## topmodule
module topmodule (
    input clk,
    input en,reset,
    output [31:0] imem_addr,
    input  [31:0] imem_rdata,
    output [31:0] dmem_addr,
    output [31:0] dmem_wdata,
    output dmem_we,
    input  [31:0] dmem_rdata,
    output halted
);
export LEC_CHECK = 0
export CAP_MARGIN = 20
export CORE_MARGIN = 2
export CORE_UTILIZATION = 57
export PLACE_DENSITY = 0.6
export SLEW_MARGIN = 20
create_clock -name core_clock -period 5.43 [get_ports {clk}]
run.sh (not shown) runs the stock make flow with config.mk's settings and CLKGATE_MAP_FILE=.
The first run finished clean.
==> next run, changes <==
--- a/flow/config.mk
+++ b/flow/config.mk
@@ -9,4 +9,4 @@
 export CORE_MARGIN = 2
-export CORE_UTILIZATION = 57
-export PLACE_DENSITY = 0.6
+export CORE_UTILIZATION = 72
+export PLACE_DENSITY = 0.66
 export SLEW_MARGIN = 20
==> flow/constraint.sdc (replaced) <==
create_clock -name core_clock -period 4.54 [get_ports {clk}]
set_input_delay 0.9080 -clock core_clock [delete_from_list [all_inputs] [get_ports {clk}]]
set_output_delay 0.9080 -clock core_clock [all_outputs]
set_load 0.01 [all_outputs]
This time the run never finished: it broke off in global routing (5_1_grt) on ODB-0269.
Synthesized cell count does not change.
Area after synthesis does not change.
Die area goes down by about a fifth.
==> next run, changes <==
--- a/flow/config.mk
+++ b/flow/config.mk
@@ -7,6 +7,10 @@
 export LEC_CHECK = 0
+export ABC_AREA = 1
 export CAP_MARGIN = 20
+export CORE_ASPECT_RATIO = 0.5
 export CORE_MARGIN = 2
 export CORE_UTILIZATION = 72
-export PLACE_DENSITY = 0.66
+export CTS_CLUSTER_DIAMETER = 376
+export CTS_CLUSTER_SIZE = 92
+export PLACE_DENSITY = 0.37
 export SLEW_MARGIN = 20
==> flow/constraint.sdc (replaced) <==
create_clock -name core_clock -period 2.59 [get_ports {clk}]
set_input_delay 0.5180 -clock core_clock [delete_from_list [all_inputs] [get_ports {clk}]]
set_output_delay 0.5180 -clock core_clock [all_outputs]
set_load 0.01 [all_outputs]
=> The new run aborted during global routing (5_1_grt); die size rose by a few percent; synthesized area rose by a few percent; synthesized cell count rose by a quarter to a third.
==> next run, changes <==
--- a/flow/config.mk
+++ b/flow/config.mk
@@ -13,4 +13,4 @@
 export CTS_CLUSTER_DIAMETER = 376
-export CTS_CLUSTER_SIZE = 92
-export PLACE_DENSITY = 0.37
+export CTS_CLUSTER_SIZE = 94
+export PLACE_DENSITY = 0.4
 export SLEW_MARGIN = 20
After rerunning: The new run stopped in global routing (5_1_grt). Die area stays the same. Synthesized cell count is unchanged. Synthesized area does not change.
==> next run, changes <==
==> flow/config.mk (replaced) <==
export PLATFORM = sky130hd
export DESIGN_NAME = topmodule
export DESIGN_NICKNAME = topmodule
export VERILOG_FILES = /design/flow/design.v
export SDC_FILE = /design/flow/constraint.sdc
export NUM_CORES = 4
export LEC_CHECK = 0
export CAP_MARGIN = 20
export CORE_MARGIN = 2
export CORE_UTILIZATION = 68
export CTS_CLUSTER_SIZE = 50
export HOLD_SLACK_MARGIN = -0.09
export SLEW_MARGIN = 20
export TNS_END_PERCENT = 5
==> flow/constraint.sdc (replaced) <==
create_clock -name core_clock -period 4.72 [get_ports {clk}]
set_input_delay 0.9440 -clock core_clock [delete_from_list [all_inputs] [get_ports {clk}]]
set_output_delay 0.9440 -clock core_clock [all_outputs]
set_load 0.01 [all_outputs]
=> The new run completed, yet does not pass: setup timing; die size increases by 2.9%; synthesized cell count shrinks by 20%; synthesized area shrinks by 2.6%.
==> next run, changes <==
==> flow/config.mk (replaced) <==
export PLATFORM = sky130hd
export DESIGN_NAME = topmodule
export DESIGN_NICKNAME = topmodule
export VERILOG_FILES = /design/flow/design.v
export SDC_FILE = /design/flow/constraint.sdc
export NUM_CORES = 4
export LEC_CHECK = 0
export CAP_MARGIN = 35
export CORE_ASPECT_RATIO = 0.77
export CORE_MARGIN = 2
export CORE_UTILIZATION = 64
export CTS_CLUSTER_SIZE = 59
export SETUP_SLACK_MARGIN = 1.33
export SLEW_MARGIN = 20
==> flow/constraint.sdc (replaced) <==
create_clock -name core_clock -period 5.5 [get_ports {clk}]
set_input_delay 1.1000 -clock core_clock [delete_from_list [all_inputs] [get_ports {clk}]]
set_output_delay 1.1000 -clock core_clock [all_outputs]
set_load 0.01 [all_outputs]
Effect: The changed run finished with timing, DRC and antenna clean; via count falls by 3.8%; routed wire length falls by about 0.7%; setup slack improved by 860 ps; final area rises by about 0.8%; utilization falls by 4.2 points.

========
Starting RTL as in the previous note.
Settings: LEC_CHECK=0, CAP_MARGIN=20, CORE_MARGIN=2, CORE_UTILIZATION=57, SETUP_SLACK_MARGIN=1.04, SLEW_MARGIN=20; clock period 3.83 ns.
The first run completed and failed the layout checks on setup timing.
Change:
--- a/flow/config.mk
+++ b/flow/config.mk
@@ -7,6 +7,8 @@
 export LEC_CHECK = 0
-export CAP_MARGIN = 20
+export CAP_MARGIN = 5
 export CORE_MARGIN = 2
-export CORE_UTILIZATION = 57
-export SETUP_SLACK_MARGIN = 1.04
+export CORE_UTILIZATION = 68
+export CTS_CLUSTER_SIZE = 43
+export MAX_ROUTING_LAYER = met4
+export PLACE_DENSITY = 0.6
 export SLEW_MARGIN = 20
==> flow/constraint.sdc (replaced) <==
create_clock -name core_clock -period 4.5 [get_ports {clk}]
set_input_delay 0.9000 -clock core_clock [delete_from_list [all_inputs] [get_ports {clk}]]
set_output_delay 0.9000 -clock core_clock [all_outputs]
set_load 0.01 [all_outputs]
The changed run produced a layout that fails on setup timing.
Synthesized area does not change.
Clock skew is higher by 14 ps.
Die size falls by about a fifth.
Change:
==> flow/config.mk (replaced) <==
export PLATFORM = sky130hd
export DESIGN_NAME = topmodule
export DESIGN_NICKNAME = topmodule
export VERILOG_FILES = /design/flow/design.v
export SDC_FILE = /design/flow/constraint.sdc
export NUM_CORES = 4
export LEC_CHECK = 0
export CAP_MARGIN = 20
export CORE_MARGIN = 2
export CORE_UTILIZATION = 58
export SLEW_MARGIN = 20
==> flow/constraint.sdc (replaced) <==
create_clock -name core_clock -period 2.94 [get_ports {clk}]
set_input_delay 0.5880 -clock core_clock [delete_from_list [all_inputs] [get_ports {clk}]]
set_output_delay 0.5880 -clock core_clock [all_outputs]
set_load 0.01 [all_outputs]
After rerunning: The changed run finished with setup timing left; combinational power grows by 81%; fmax shrinks by 1.1%; clock-buffer cell count grows by 6; setup slack gets worse by 1600 ps; hold slack gets worse by 170 ps; synthesized cell count stays the same; core utilization shrinks by 3.7 points; clock skew grows by 4.7 ps.
Change:
--- a/flow/config.mk
+++ b/flow/config.mk
@@ -9,3 +9,4 @@
 export CORE_MARGIN = 2
-export CORE_UTILIZATION = 58
+export CORE_UTILIZATION = 40
+export PLACE_DENSITY = 0.6
 export SLEW_MARGIN = 20
==> flow/constraint.sdc (replaced) <==
create_clock -name core_clock -period 4.45 [get_ports {clk}]
set_input_delay 0.8900 -clock core_clock [delete_from_list [all_inputs] [get_ports {clk}]]
set_output_delay 0.8900 -clock core_clock [all_outputs]
set_load 0.01 [all_outputs]
After rerunning: The changed run completed and failed the layout checks on setup timing; final cell count stays flat; sequential power is lower by 33%; total power falls by about 40%; core utilization went down by 28 points; setup slack is better by 1700 ps; first-iteration DRC count goes down by 27%; routed wire length is lower by 6.8%; global-route usage came out lower by 15 points.
Power figures rest on the tool's default switching activity, not on a simulated workload.
